==> amber <==
## mips_pipeline
    module mips_pipeline(clk, rst, imem_addr, imem_rdata, dmem_addr, dmem_wdata, dmem_we, dmem_rdata);
Settings: LEC_CHECK=0, ABC_AREA=1, CAP_MARGIN=20, CELL_PAD_IN_SITES_GLOBAL_PLACEMENT=3, CORE_ASPECT_RATIO=1.41, CORE_MARGIN=7, CORE_UTILIZATION=55, MAX_ROUTING_LAYER=met4, MIN_ROUTING_LAYER=met2, PLACE_DENSITY=0.6, SLEW_MARGIN=5; clock period 17.5 ns.
run.sh (not shown) runs the stock make flow with config.mk's settings and CLKGATE_MAP_FILE=.
==> tundra (differences from amber) <==
- ABC_AREA: 1 -> 0
- CAP_MARGIN: 20 -> 10
- CELL_PAD_IN_SITES_GLOBAL_PLACEMENT: 3 -> 1
- CORE_ASPECT_RATIO: 1.41 -> 1.71
- CORE_MARGIN: 7 -> 2
- CORE_UTILIZATION: 55 -> 33
- GPL_TIMING_DRIVEN: unset -> 0
- MAX_ROUTING_LAYER: met4 -> unset
- MIN_ROUTING_LAYER: met2 -> unset
- PLACE_DENSITY: 0.6 -> unset
- SETUP_SLACK_MARGIN: unset -> 1.41
- SLEW_MARGIN: 5 -> 20
- TNS_END_PERCENT: unset -> 45
==> flow/constraint.sdc (replaced) <==
create_clock -name core_clock -period 10.4 [get_ports {clk}]
set_input_delay 2.0800 -clock core_clock [delete_from_list [all_inputs] [get_ports {clk}]]
set_output_delay 2.0800 -clock core_clock [all_outputs]
set_load 0.01 [all_outputs]
==> fjord (differences from amber) <==
- ABC_AREA: 1 -> unset
- CELL_PAD_IN_SITES_GLOBAL_PLACEMENT: 3 -> unset
- CORE_ASPECT_RATIO: 1.41 -> unset
- CORE_MARGIN: 7 -> 2
- CORE_UTILIZATION: 55 -> 72
- CTS_CLUSTER_SIZE: unset -> 25
- HOLD_SLACK_MARGIN: unset -> 0.28
- MAX_ROUTING_LAYER: met4 -> unset
- MIN_ROUTING_LAYER: met2 -> unset
- PLACE_DENSITY: 0.6 -> unset
- PLACE_DENSITY_LB_ADDON: unset -> 0.0
- SETUP_SLACK_MARGIN: unset -> -0.4
- SLEW_MARGIN: 5 -> 20
==> flow/constraint.sdc (replaced) <==
create_clock -name core_clock -period 8.31 [get_ports {clk}]
set_input_delay 1.6620 -clock core_clock [delete_from_list [all_inputs] [get_ports {clk}]]
set_output_delay 1.6620 -clock core_clock [all_outputs]
set_load 0.01 [all_outputs]
==> notes <==
Against tundra, the count of clock-buffer cells in the layout of fjord is higher by 2.
In fjord the critical path depth is lower than in tundra, by 3.
Between tundra and fjord, the lower register-to-register slack is in fjord (gap 610 ps).
In tundra the hold slack is lower than in fjord, by 7.7 ps.
Against fjord, the clock skew of tundra is higher by 6.5 ps.
fjord produced a layout that fails on negative setup slack. amber did not get past 3_1_place_gp_skip_io, error GPL-0301. tundra finished but fails on negative setup slack.
Of fjord and tundra, tundra has the higher cell area (gap 4.5%, measured against tundra).
In fjord the synthesized area is lower than in amber, by 4.0%.
Between tundra and fjord, the lower sequential power is in tundra (gap 21%, measured against fjord).

* * *

==> run a: inputs <==
mips_pipeline again, from the RTL that the note above started with.
Settings: LEC_CHECK=0, ABC_AREA=1, CAP_MARGIN=20, CORE_MARGIN=2, CORE_UTILIZATION=62, PLACE_DENSITY=0.6, SLEW_MARGIN=20; clock period 8.28 ns.
==> inputs of run b, as changes to run a <==
ABC_AREA = default   (was 1)
CELL_PAD_IN_SITES_GLOBAL_PLACEMENT = 0   (was default)
CORE_UTILIZATION = 72   (was 62)
CTS_CLUSTER_DIAMETER = 32   (was default)
CTS_CLUSTER_SIZE = 33   (was default)
GPL_ROUTABILITY_DRIVEN = 1   (was default)
GPL_TIMING_DRIVEN = 1   (was default)
HOLD_SLACK_MARGIN = 0.21   (was default)
MAX_ROUTING_LAYER = met4   (was default)
PLACE_DENSITY = 0.4   (was 0.6)
SETUP_SLACK_MARGIN = 2.09   (was default)
==> flow/constraint.sdc (replaced) <==
create_clock -name core_clock -period 8.18 [get_ports {clk}]
set_input_delay 1.6360 -clock core_clock [delete_from_list [all_inputs] [get_ports {clk}]]
set_output_delay 1.6360 -clock core_clock [all_outputs]
set_load 0.01 [all_outputs]
==> qor summary <==
item                                                                           run b                 run a
Result of the run                                                    failed layout checks  failed layout checks
Violated checks                                                 negative setup slack  negative setup slack
Floorplan utilization                                                          72.7%                 62.3%
Share of synthesized cell area in and, or, nand and nor gates                  8.02%                 15.5%
Detailed router's first-iteration violation count                              10.3k                 10.8k
Layout fillers                                                                 4,048                 9,136
Register area                                                             0.0419 mm2            0.0419 mm2
Logic pwr share                                                                26.1%                 32.6%
Clk pwr share                                                                  39.2%                 28.1%
Total Neg Setup Slack                                                      -46.75 ns             -44.50 ns
Ratio of routed vias to standard cells                                          7.74                  6.50
Max Used Layer                                                                  met4                  met5
Final clock skew                                                           0.0750 ns             0.0354 ns
Rel. slew slack                                                                14.9%                 10.8%
Yosys top cell area share                                                      44.3%                 42.6%
Seq group                                                                    10.4 mW               10.2 mW
Area share of buffers outside the clock network                                3.58%                 4.09%
Portion of the post-synthesis area used by sequential elements                 58.6%                 56.3%
Clk buf depth                                                                      4                     3

* * *

==> trial 14: inputs <==
Starting RTL as in the previous note.
clock: 10.9 ns
lec_check: 0
cap_margin: 20
cell_pad_in_sites_global_placement: 0
core_margin: 2
core_utilization: 70
cts_cluster_diameter: 105
cts_cluster_size: 14
gpl_routability_driven: 1
gpl_timing_driven: 1
hold_slack_margin: -0.09
max_routing_layer: met4
place_density_lb_addon: 0.06
setup_slack_margin: -0.37
slew_margin: 20
==> build 20 (differences from trial 14) <==
CELL_PAD_IN_SITES_GLOBAL_PLACEMENT = 2   (was 0)
CORE_UTILIZATION = 65   (was 70)
CTS_CLUSTER_DIAMETER = 263   (was 105)
CTS_CLUSTER_SIZE = not set   (was 14)
HOLD_SLACK_MARGIN = not set   (was -0.09)
PLACE_DENSITY_LB_ADDON = not set   (was 0.06)
SETUP_SLACK_MARGIN = not set   (was -0.37)
==> flow/constraint.sdc (replaced) <==
create_clock -name core_clock -period 13.8 [get_ports {clk}]
set_input_delay 2.7600 -clock core_clock [delete_from_list [all_inputs] [get_ports {clk}]]
set_output_delay 2.7600 -clock core_clock [all_outputs]
set_load 0.01 [all_outputs]
==> trial 38 (differences from trial 14) <==
CELL_PAD_IN_SITES_GLOBAL_PLACEMENT = not set   (was 0)
CORE_ASPECT_RATIO = 1.41   (was not set)
CORE_MARGIN = 7   (was 2)
CORE_UTILIZATION = 22   (was 70)
CTS_CLUSTER_DIAMETER = not set   (was 105)
CTS_CLUSTER_SIZE = not set   (was 14)
GPL_ROUTABILITY_DRIVEN = not set   (was 1)
GPL_TIMING_DRIVEN = not set   (was 1)
HOLD_SLACK_MARGIN = not set   (was -0.09)
MAX_ROUTING_LAYER = not set   (was met4)
MIN_ROUTING_LAYER = met2   (was not set)
PLACE_DENSITY = 0.6   (was not set)
PLACE_DENSITY_LB_ADDON = not set   (was 0.06)
SETUP_SLACK_MARGIN = not set   (was -0.37)
SLEW_MARGIN = 5   (was 20)
==> flow/constraint.sdc (replaced) <==
create_clock -name core_clock -period 17.5 [get_ports {clk}]
set_input_delay 3.5000 -clock core_clock [delete_from_list [all_inputs] [get_ports {clk}]]
set_output_delay 3.5000 -clock core_clock [all_outputs]
set_load 0.01 [all_outputs]
==> qor summary <==
metric	build 20	trial 14	trial 38
Area taken by flip-flops and latches	0.04194 sq mm	0.04194 sq mm	0.04194 sq mm
Worst supply voltage drop on vdd	0.1295 mV	0.2093 mV	0.07870 mV
Syn-to-layout area delta	12.13%	9.858%	17.33%
Clock period minus worst slack	13.54 ns	13.03 ns	16.87 ns
Final GP Congestion	1.013	0.9726	0.9908
Number of vias per cell after detailed routing	6.977	7.144	6.449
Post-CTS setup repair buffer count	3	0	0
Overall fraction of global-route tracks in use	40.10%	43.04%	22.26%
Peak Freq	73.88 MHz	76.74 MHz	59.27 MHz
Drt first-iter violations	6454	6430	14770
Top routing layer in use	met4	met4	met5
Cell seen most often among critical-path stages	fa_2	fa_2	fa_1
Data-path buffer share of cell area in the final layout	3.252%	3.499%	3.238%
Utilization after layout	73.56%	77.32%	25.95%
Count of non-filler cells in the finished layout	6896	6754	9756
Register share of the cell area	52.31%	53.39%	49.99%
Clkbuf count	223	181	195
Number of well taps	1414	1368	4250
Cts bufs inserted	158	121	161
Repair and plain buffers	286	300	295
Wire length of the first global-routing pass	315500 um	313400 um	367600 um
Proportion of power drawn by the clock network	29.4%	23.9%	29.8%
Outcome	timing/DRC/antenna clean	complete, but fails checks	timing/DRC/antenna clean
Layout check failures	-	negative setup slack	-

* * *

==> inputs of job 6925 <==
Starting RTL as in the previous note.
export LEC_CHECK = 0
export CAP_MARGIN = 30
export CELL_PAD_IN_SITES_DETAIL_PLACEMENT = 1
export CORE_MARGIN = 2
export CORE_UTILIZATION = 27
export HOLD_SLACK_MARGIN = 0.27
export SLEW_MARGIN = 40
export TNS_END_PERCENT = 95
create_clock -name core_clock -period 9.79 [get_ports {clk}]
==> job 3573: changes against job 6925 <==
- ABC_AREA: not set -> 1
- CAP_MARGIN: 30 -> 20
- CELL_PAD_IN_SITES_DETAIL_PLACEMENT: 1 -> not set
- CELL_PAD_IN_SITES_GLOBAL_PLACEMENT: not set -> 0
- CORE_UTILIZATION: 27 -> 72
- CTS_CLUSTER_DIAMETER: not set -> 314
- GPL_ROUTABILITY_DRIVEN: not set -> 1
- GPL_TIMING_DRIVEN: not set -> 1
- HOLD_SLACK_MARGIN: 0.27 -> not set
- MAX_ROUTING_LAYER: not set -> met4
- PLACE_DENSITY: not set -> 0.41
- SLEW_MARGIN: 40 -> 20
- TNS_END_PERCENT: 95 -> not set
==> flow/constraint.sdc (replaced) <==
create_clock -name core_clock -period 11.5 [get_ports {clk}]
set_input_delay 2.3000 -clock core_clock [delete_from_list [all_inputs] [get_ports {clk}]]
set_output_delay 2.3000 -clock core_clock [all_outputs]
set_load 0.01 [all_outputs]
==> job 4153: changes against job 6925 <==
- CTS_CLUSTER_SIZE: not set -> 31
- SLEW_MARGIN: 40 -> 25
==> results <==
Setup crit end: job 6925 REG_EX_MEM.zero_out; job 3573 REG_EX_MEM.aluANS_out[0]; job 4153 REG_EX_MEM.zero_out
Overall track demand over capacity in global routing: job 6925 0.183; job 3573 0.521; job 4153 0.182
Setup_tns: job 6925 -23.11 ns; job 3573 -7.24 ns; job 4153 -23.45 ns
Highest Signal Layer: job 6925 met5; job 3573 met4; job 4153 met5
CP required: job 6925 10.55 ns; job 3573 12.14 ns; job 4153 10.55 ns
Met3 capacity usage during global routing: job 6925 0.0308; job 3573 0.186; job 4153 0.0299
Layout inverter count without the clock tree: job 6925 85; job 3573 785; job 4153 85
Run status: job 6925 complete, but fails checks; job 3573 complete, but fails checks; job 4153 complete, but fails checks
Violated checks: job 6925 setup timing; job 3573 setup timing; job 4153 setup timing
Number of clock buffers inserted by TritonCTS: job 6925 166; job 3573 155; job 4153 163
Number of DRC markers in iteration 0: job 6925 5,326; job 3573 13,800; job 4153 5,251
Via count of the first global-routing pass: job 6925 50,800; job 3573 66,300; job 4153 50,400
Number of fill cells in the layout: job 6925 28,100; job 3573 5,945; job 4153 28,000
PwrDens: job 6925 256 nW/µm²; job 3573 227 nW/µm²; job 4153 255 nW/µm²
Syn Area/Cell: job 6925 13.6 µm²; job 3573 9.02 µm²; job 4153 13.6 µm²
Max Clock Freq: job 6925 75.9 MHz; job 3573 77.3 MHz; job 4153 75.8 MHz
Register-to-register setup slack: job 6925 -3.39 ns; job 3573 -1.44 ns; job 4153 -3.41 ns
Cell count after synthesis: job 6925 5,253; job 3573 8,261; job 4153 5,253
Setup violation total in the final timing report: job 6925 12; job 3573 7; job 4153 12
Avg WL per Cell: job 6925 27.9 µm; job 3573 28.2 µm; job 4153 27.8 µm
Share of synthesized area occupied by flip-flops and latches: job 6925 0.586; job 3573 0.563; job 4153 0.586
Post-Synth AOI/OAI Area: job 6925 0.0832; job 3573 0.177; job 4153 0.0832
Number of placement rows: job 6925 188; job 3573 117; job 4153 188
P_clk: job 6925 6310 µW; job 3573 5190 µW; job 4153 6190 µW
Period Utilization, post-route: job 6925 1.35; job 3573 1.12; job 4153 1.35
Power and IR drop assume default switching activity.
